// clock
module clock(
    input clk,
    input rst,
    input adjust, up, up_ten,
    input h24, world_clock,
    input usa, england, spain,
    input sw_stopwatch,
    input sw_timer,
    input sw_alarm_set,
    input btn_stp_start,
    input btn_stp_reset,
    input btn_alarm_toggle,
    input btn_alarm_stop,
    output [7:0] seg_data, seg_com, seg7,
    output am, pm,
    output led4, led6, led8, 
    output LCD_RS, LCD_RW, LCD_E,
    output [7:0] LCD_DATA,
    output [3:0] rgb_r,
    output piezo_out 
    );
==> flow/config.mk <==
export PLATFORM = sky130hd
export DESIGN_NAME = clock
export DESIGN_NICKNAME = clock
export VERILOG_FILES = /design/flow/design.v
export SDC_FILE = /design/flow/constraint.sdc
export NUM_CORES = 4
export LEC_CHECK = 0
export ABC_AREA = 1
export CAP_MARGIN = 0
export CORE_ASPECT_RATIO = 0.88
export CORE_MARGIN = 2
export CORE_UTILIZATION = 72
export CTS_CLUSTER_DIAMETER = 44
export CTS_CLUSTER_SIZE = 88
export GPL_ROUTABILITY_DRIVEN = 1
export HOLD_SLACK_MARGIN = -0.07
export PLACE_DENSITY_LB_ADDON = 0.28
export SETUP_SLACK_MARGIN = 2.6
export SLEW_MARGIN = 20
==> flow/constraint.sdc <==
create_clock -name core_clock -period 10.3 [get_ports {clk}]
set_input_delay 2.0600 -clock core_clock [delete_from_list [all_inputs] [get_ports {clk}]]
set_output_delay 2.0600 -clock core_clock [all_outputs]
set_load 0.01 [all_outputs]
run.sh (not shown) runs the stock make flow with config.mk's settings and CLKGATE_MAP_FILE=.
The first run produced a layout that fails on negative setup slack.
Then changed:
ABC_AREA = default   (was 1)
CAP_MARGIN = 20   (was 0)
CORE_ASPECT_RATIO = default   (was 0.88)
CORE_UTILIZATION = 10   (was 72)
CTS_CLUSTER_DIAMETER = default   (was 44)
CTS_CLUSTER_SIZE = default   (was 88)
GPL_ROUTABILITY_DRIVEN = default   (was 1)
HOLD_SLACK_MARGIN = default   (was -0.07)
PLACE_DENSITY_LB_ADDON = default   (was 0.28)
SETUP_SLACK_MARGIN = default   (was 2.6)
clock period = 22.0 ns   (was 10.3 ns; I/O delays follow)
Result: Now the flow completed with no timing, DRC or antenna violations; clock skew came out lower by 0.0087 ns; worst setup slack improved by 4.1 ns; worst hold slack got worse by 0.017 ns.
Then changed:
ABC_AREA = 1   (was default)
CORE_UTILIZATION = 65   (was 10)
clock period = 12.4 ns   (was 22.0 ns; I/O delays follow)
The new run produced a clean layout.
Cell area drops by 3.6%.
Core utilization increases by 67 points.
Then changed:
ABC_AREA = default   (was 1)
clock period = 13.7 ns   (was 12.4 ns; I/O delays follow)
Critical path depth is lower by 33.
Final cell count decreases by about a fifth.
Count of clock-buffer cells in the layout is lower by 8.
Utilization decreases by 3.8 points.
Worst setup slack is better by 0.066 ns.
Worst hold slack gains 0.035 ns.
Routed wire length goes down by a few percent.
Area after synthesis is about the same.

Starting RTL as in the previous note.
==> flow/config.mk <==
export PLATFORM = sky130hd
export DESIGN_NAME = clock
export DESIGN_NICKNAME = clock
export VERILOG_FILES = /design/flow/design.v
export SDC_FILE = /design/flow/constraint.sdc
export NUM_CORES = 4
export LEC_CHECK = 0
export CAP_MARGIN = 20
export CELL_PAD_IN_SITES_DETAIL_PLACEMENT = 0
export CELL_PAD_IN_SITES_GLOBAL_PLACEMENT = 0
export CORE_MARGIN = 2
export CORE_UTILIZATION = 15
export CTS_CLUSTER_SIZE = 44
export GPL_TIMING_DRIVEN = 0
export MAX_ROUTING_LAYER = met4
export PLACE_DENSITY_LB_ADDON = 0.07
export SETUP_SLACK_MARGIN = 2.28
export SLEW_MARGIN = 0
export TNS_END_PERCENT = 40
==> flow/constraint.sdc <==
create_clock -name core_clock -period 29.3 [get_ports {clk}]
set_input_delay 5.8600 -clock core_clock [delete_from_list [all_inputs] [get_ports {clk}]]
set_output_delay 5.8600 -clock core_clock [all_outputs]
set_load 0.01 [all_outputs]
The first run completed without violations.
Rerun with:
==> flow/config.mk (replaced) <==
export PLATFORM = sky130hd
export DESIGN_NAME = clock
export DESIGN_NICKNAME = clock
export VERILOG_FILES = /design/flow/design.v
export SDC_FILE = /design/flow/constraint.sdc
export NUM_CORES = 4
export LEC_CHECK = 0
export CAP_MARGIN = 20
export CORE_MARGIN = 2
export CORE_UTILIZATION = 40
export SLEW_MARGIN = 20
==> flow/constraint.sdc (replaced) <==
create_clock -name core_clock -period 18.6 [get_ports {clk}]
set_input_delay 3.7200 -clock core_clock [delete_from_list [all_inputs] [get_ports {clk}]]
set_output_delay 3.7200 -clock core_clock [all_outputs]
set_load 0.01 [all_outputs]
Count of clock-buffer cells in the layout goes down by 20.
Wire length is lower by about 27%.
Synthesized area is unchanged.
Rerun with:
--- a/flow/config.mk
+++ b/flow/config.mk
@@ -10 +10 @@
-export CORE_UTILIZATION = 40
+export CORE_UTILIZATION = 52
==> flow/constraint.sdc (replaced) <==
create_clock -name core_clock -period 11.5 [get_ports {clk}]
set_input_delay 2.3000 -clock core_clock [delete_from_list [all_inputs] [get_ports {clk}]]
set_output_delay 2.3000 -clock core_clock [all_outputs]
set_load 0.01 [all_outputs]
The new run produced a layout that fails on setup timing.
Die area shrinks by 23%.
Final area climbs by 10%.
Wire length goes up by 2.1%.
Count of clock-buffer cells in the layout is lower by 2.
Synthesized area does not change.
Rerun with:
--- a/flow/config.mk
+++ b/flow/config.mk
@@ -8,0 +9 @@
+export CELL_PAD_IN_SITES_GLOBAL_PLACEMENT = 0
@@ -10 +11,3 @@
-export CORE_UTILIZATION = 52
+export CORE_UTILIZATION = 40
+export CTS_CLUSTER_SIZE = 33
+export MAX_ROUTING_LAYER = met4
==> flow/constraint.sdc (replaced) <==
create_clock -name core_clock -period 29.3 [get_ports {clk}]
set_input_delay 5.8600 -clock core_clock [delete_from_list [all_inputs] [get_ports {clk}]]
set_output_delay 5.8600 -clock core_clock [all_outputs]
set_load 0.01 [all_outputs]
What happened:
- The changed run passed the timing, DRC and antenna checks
- design area came out lower by roughly a tenth
- sequential share of layout area came out higher by 3.1 points
- synthesized area stays the same
- non-clock buffer count came out lower by 276
- register-to-register slack gains 18000 ps
- die area came out higher by a quarter to a third

clock again, from the RTL that the note above started with.
clock: 20.0 ns
lec_check: 0
cap_margin: 10
core_aspect_ratio: 0.52
core_margin: 2
core_utilization: 68
hold_slack_margin: 0.16
max_routing_layer: met4
slew_margin: 20
The starting point ran to the end with no violations.
Then changed:
Settings changed: CAP_MARGIN 10 to 20, CORE_ASPECT_RATIO 0.52 to unset, CORE_UTILIZATION 68 to 65, CTS_CLUSTER_DIAMETER set to 218, HOLD_SLACK_MARGIN 0.16 to unset, MAX_ROUTING_LAYER met4 to unset, SETUP_SLACK_MARGIN set to 1.63.
Clock period 20.0 ns to 10.6 ns, I/O delays scaled along.
With this change the flow ran to the end with violations: setup timing.
Critical path depth is higher by 12.
Die size increases by a few percent.
Setup slack got worse by 3200 ps.
Clock skew goes down by 5.1 ps.
Area after synthesis is unchanged.
Final area went up by about a fifth.
Via count climbs by roughly a tenth.
Synthesized cell count does not change.
Routed wire length increases by about a fifth.
Register-to-register slack degrades by 9600 ps.

red:
Starting RTL as in the previous note.
==> flow/design.v (excerpt) <==
module clock(
    input clk,
    input rst,
    input adjust, up, up_ten,
    input h24, world_clock,
    input usa, england, spain,
    input sw_stopwatch,
    input sw_timer,
    input sw_alarm_set,
    input btn_stp_start,
    input btn_stp_reset,
    input btn_alarm_toggle,
    input btn_alarm_stop,
    output [7:0] seg_data, seg_com, seg7,
    output am, pm,
    output led4, led6, led8, 
    output LCD_RS, LCD_RW, LCD_E,
    output [7:0] LCD_DATA,
    output [3:0] rgb_r,
    output piezo_out 
    );
    wire tick_1hz;
    wire [1:0] adjust_mode;
    wire [3:0] cur_h_ten, cur_h_one, cur_m_ten, cur_m_one, cur_s_ten, cur_s_one;
    wire [3:0] disp_h_ten, disp_h_one; 
    wire [3:0] stp_m10, stp_m1, stp_s10, stp_s1, stp_ms10, stp_ms1;
    wire [3:0] stp_run_m10, stp_run_m1, stp_run_s10, stp_run_s1, stp_run_ms10, stp_run_ms1;
    wire [3:0] stp_lap_m10, stp_lap_m1, stp_lap_s10, stp_lap_s1, stp_lap_ms10, stp_lap_ms1;
    wire [3:0] tm_m10, tm_m1, tm_s10, tm_s1;
    wire [3:0] tm_set_m10, tm_set_m1, tm_set_s10, tm_set_s1;
    wire timer_alarm_on; 
    wire [3:0] al_h10, al_h1, al_m10, al_m1;
    wire real_alarm_trig; 
    wire alarm_is_on;     
    reg [3:0] final_h_ten, final_h_one, final_m_ten, final_m_one, final_s_ten, final_s_one;
    clk_div u_clk_div( .clk(clk), .rst(rst), .tick_1hz(tick_1hz) );
    time_counter u_counter(
        .clk(clk), .rst(rst), .tick_1hz(tick_1hz),
        .adjust( adjust & ~sw_stopwatch & ~sw_timer & ~sw_alarm_set ), 
        .up(     up     & ~sw_stopwatch & ~sw_timer & ~sw_alarm_set ), 
        .up_ten( up_ten & ~sw_stopwatch & ~sw_timer & ~sw_alarm_set ),
        .cur_h_ten(cur_h_ten), .cur_h_one(cur_h_one),
        .cur_m_ten(cur_m_ten), .cur_m_one(cur_m_one),
        .cur_s_ten(cur_s_ten), .cur_s_one(cur_s_one),
        .adjust_mode(adjust_mode),
        .led4(led4), .led6(led6), .led8(led8) 
    );
    time_converter u_converter(
        .h_ten(cur_h_ten), .h_one(cur_h_one),
        .world_clock(world_clock), .h24(h24),
        .usa(usa), .england(england), .spain(spain),
        .disp_h_ten(disp_h_ten), .disp_h_one(disp_h_one),
        .am(am), .pm(pm)
    );
    stopwatch u_stopwatch(
        .clk(clk), .rst(rst),
  ...
Settings: LEC_CHECK=0, CAP_MARGIN=20, CELL_PAD_IN_SITES_DETAIL_PLACEMENT=2, CELL_PAD_IN_SITES_GLOBAL_PLACEMENT=0, CORE_MARGIN=2, CORE_UTILIZATION=16, CTS_CLUSTER_SIZE=44, GPL_TIMING_DRIVEN=0, MAX_ROUTING_LAYER=met4, PLACE_DENSITY_LB_ADDON=0.07, SETUP_SLACK_MARGIN=2.28, SLEW_MARGIN=20, TNS_END_PERCENT=40; clock period 29.3 ns.
red finished end to end and its layout was clean on timing, DRC and antenna.
Modified inputs, green compared to red
Settings: removing MAX_ROUTING_LAYER (formerly met4); removing GPL_TIMING_DRIVEN (formerly 0); removing CELL_PAD_IN_SITES_DETAIL_PLACEMENT (formerly 2); changing CORE_UTILIZATION from 16 to 40; removing TNS_END_PERCENT (formerly 40); removing CTS_CLUSTER_SIZE (formerly 44); removing SETUP_SLACK_MARGIN (formerly 2.28); removing CELL_PAD_IN_SITES_GLOBAL_PLACEMENT (formerly 0); removing PLACE_DENSITY_LB_ADDON (formerly 0.07); changing the clock period (ns, I/O delays scaled along) from 29.3 to 20.0.
## What came out
When green is measured against red, its post-route cell area turns out 2000 um2 lower. green vs. red: largest net degree at the start of global routing up about 90%, routed wire length now smaller. Comparing green and red, the higher number of signal-net buffers in the layout was measured on red. Comparing green and red, the lower met3 demand-to-capacity share in global routing was measured on red.

Starting RTL as in the previous note.
export LEC_CHECK = 0
export ABC_AREA = 1
export CAP_MARGIN = 20
export CORE_ASPECT_RATIO = 0.69
export CORE_MARGIN = 5
export CORE_UTILIZATION = 17
export CTS_CLUSTER_DIAMETER = 95
export CTS_CLUSTER_SIZE = 32
export GPL_ROUTABILITY_DRIVEN = 1
export GPL_TIMING_DRIVEN = 0
export MAX_ROUTING_LAYER = met4
export MIN_ROUTING_LAYER = met2
export PLACE_DENSITY_LB_ADDON = 0.06
export SETUP_SLACK_MARGIN = 0.77
export SLEW_MARGIN = 30
create_clock -name core_clock -period 13.3 [get_ports {clk}]
Change:
==> flow/config.mk (replaced) <==
export PLATFORM = sky130hd
export DESIGN_NAME = clock
export DESIGN_NICKNAME = clock
export VERILOG_FILES = /design/flow/design.v
export SDC_FILE = /design/flow/constraint.sdc
export NUM_CORES = 4
export LEC_CHECK = 0
export CAP_MARGIN = 20
export CORE_MARGIN = 2
export CORE_UTILIZATION = 40
export SETUP_SLACK_MARGIN = 2.99
export SLEW_MARGIN = 20
==> flow/constraint.sdc (replaced) <==
create_clock -name core_clock -period 18.6 [get_ports {clk}]
set_input_delay 3.7200 -clock core_clock [delete_from_list [all_inputs] [get_ports {clk}]]
set_output_delay 3.7200 -clock core_clock [all_outputs]
set_load 0.01 [all_outputs]
Cell area went down by 9.7%.
Routed wire length went down by 34%.
Clock-buffer cell count went up by 22.
Setup slack gets better by 2.8 ns.
Change:
--- a/flow/config.mk
+++ b/flow/config.mk
@@ -8,5 +8,4 @@
 export CAP_MARGIN = 20
 export CORE_MARGIN = 2
-export CORE_UTILIZATION = 40
-export SETUP_SLACK_MARGIN = 2.99
+export CORE_UTILIZATION = 52
 export SLEW_MARGIN = 20
==> flow/constraint.sdc (replaced) <==
create_clock -name core_clock -period 11.3 [get_ports {clk}]
set_input_delay 2.2600 -clock core_clock [delete_from_list [all_inputs] [get_ports {clk}]]
set_output_delay 2.2600 -clock core_clock [all_outputs]
set_load 0.01 [all_outputs]
What happened: With this change the flow finished with negative setup slack left. Setup slack gets worse by 4.1 ns. Synthesized area does not change. Via count increases by 6.5%. Design area increases by 9.7%. Final cell count increases by 3.5%. Count of clock-buffer cells in the layout decreases by 6. Die area decreases by 23%. Sequential share of layout area decreases by 2.8 points. Global-route usage increases by 7.6 points.
Change:
--- a/flow/config.mk
+++ b/flow/config.mk
@@ -6,6 +6,9 @@
 export NUM_CORES = 4
 export LEC_CHECK = 0
+export ABC_AREA = 1
 export CAP_MARGIN = 20
 export CORE_MARGIN = 2
-export CORE_UTILIZATION = 52
+export CORE_UTILIZATION = 71
+export PLACE_DENSITY_LB_ADDON = 0.27
+export SETUP_SLACK_MARGIN = 2.39
 export SLEW_MARGIN = 20
==> flow/constraint.sdc (replaced) <==
create_clock -name core_clock -period 17.7 [get_ports {clk}]
set_input_delay 3.5400 -clock core_clock [delete_from_list [all_inputs] [get_ports {clk}]]
set_output_delay 3.5400 -clock core_clock [all_outputs]
set_load 0.01 [all_outputs]
The new run finished clean.
Register-to-register slack is better by 6.5 ns.
Synthesized cell count went up by 18%.
Routed wire length went up by 2.1%.
First-iteration DRC count went up by 45%.
Cell area went down by 11%.
Critical path depth went up by 19.
Hold slack is better by 0.039 ns.
Non-clock buffer count went down by 298.
Via count went up by 8.1%.
Global-route usage went up by 11 points.

## build 24
Starting RTL as in the previous note.
clock: 20.3 ns
lec_check: 0
abc_area: 0
cap_margin: 20
core_margin: 6
core_utilization: 52
cts_cluster_size: 33
min_routing_layer: met1
setup_slack_margin: 4.92
slew_margin: 20
## Diff of input files: build 45 against build 24
Settings: clearing SETUP_SLACK_MARGIN, which used to be 4.92; putting GPL_ROUTABILITY_DRIVEN at 0 where nothing was set; swapping 6 for 5 in CORE_MARGIN; clearing MIN_ROUTING_LAYER, which used to be met1; putting TNS_END_PERCENT at 65 where nothing was set; clearing ABC_AREA, which used to be 0; putting CORE_ASPECT_RATIO at 0.99 where nothing was set; swapping 52 for 42 in CORE_UTILIZATION; clearing CTS_CLUSTER_SIZE, which used to be 33; swapping 20.3 for 13.5 in the clock period (ns, I/O delays scaled along).
## What came out
Sort build 24 and build 45 by buffer count excluding the clock tree in the final layout, ascending, and build 24 comes first.
The inputs of build 4 differ from those of build 45 as listed below.
Settings: removing TNS_END_PERCENT (formerly 65); setting CTS_CLUSTER_SIZE to 96 for the first time; changing CAP_MARGIN from 20 to 10; changing CORE_MARGIN from 5 to 2; removing GPL_ROUTABILITY_DRIVEN (formerly 0); removing CORE_ASPECT_RATIO (formerly 0.99); setting ABC_AREA to 1 for the first time; changing CORE_UTILIZATION from 42 to 72; changing the clock period (ns, I/O delays scaled along) from 13.5 to 10.4.
- The number of well taps of build 4 falls short of that of build 45 by 280.
- In summary, build 45 completed successfully, with a layout that passed the timing, DRC and antenna checks.
- The flow completed for build 4, but it is not clean: the layout still shows setup timing.
- Summary of build 4 over build 45: met2 track demand over resource in global routing went up 43 points, total routing resource utilization after global routing went up 25 points, total standard cell area after synthesis held.
Edits applied to the flow inputs when going from build 4 to build 42:
Settings: an added SETUP_SLACK_MARGIN of 3.45; an added TNS_END_PERCENT of 5; a deleted CTS_CLUSTER_SIZE that had been 96; a change of CAP_MARGIN from 10 to 5; a deleted ABC_AREA that had been 1; an added HOLD_SLACK_MARGIN of -0.09; an added CTS_CLUSTER_DIAMETER of 79; a change of the clock period (ns, I/O delays scaled along) from 10.4 to 11.7.
Notes after the runs:
Final checks on build 42, whose flow otherwise completed, came back failing, citing setup timing.
Count of cell instances traversed by the critical path came out lower on build 42 than on build 4.
Going from build 4 to build 42, total routing resource utilization after global routing grows by 4.3 points.
Setup slack: build 42 more than build 4
Chip area in the Yosys report: build 42 vs build 4 — no meaningful difference
Compared with build 4, build 42 shows clock-buffer cell count that has gone up by more than 10%.
Lower met2 usage goes to build 4 over build 42.
Looking at hold slack, build 42 sits below build 4.
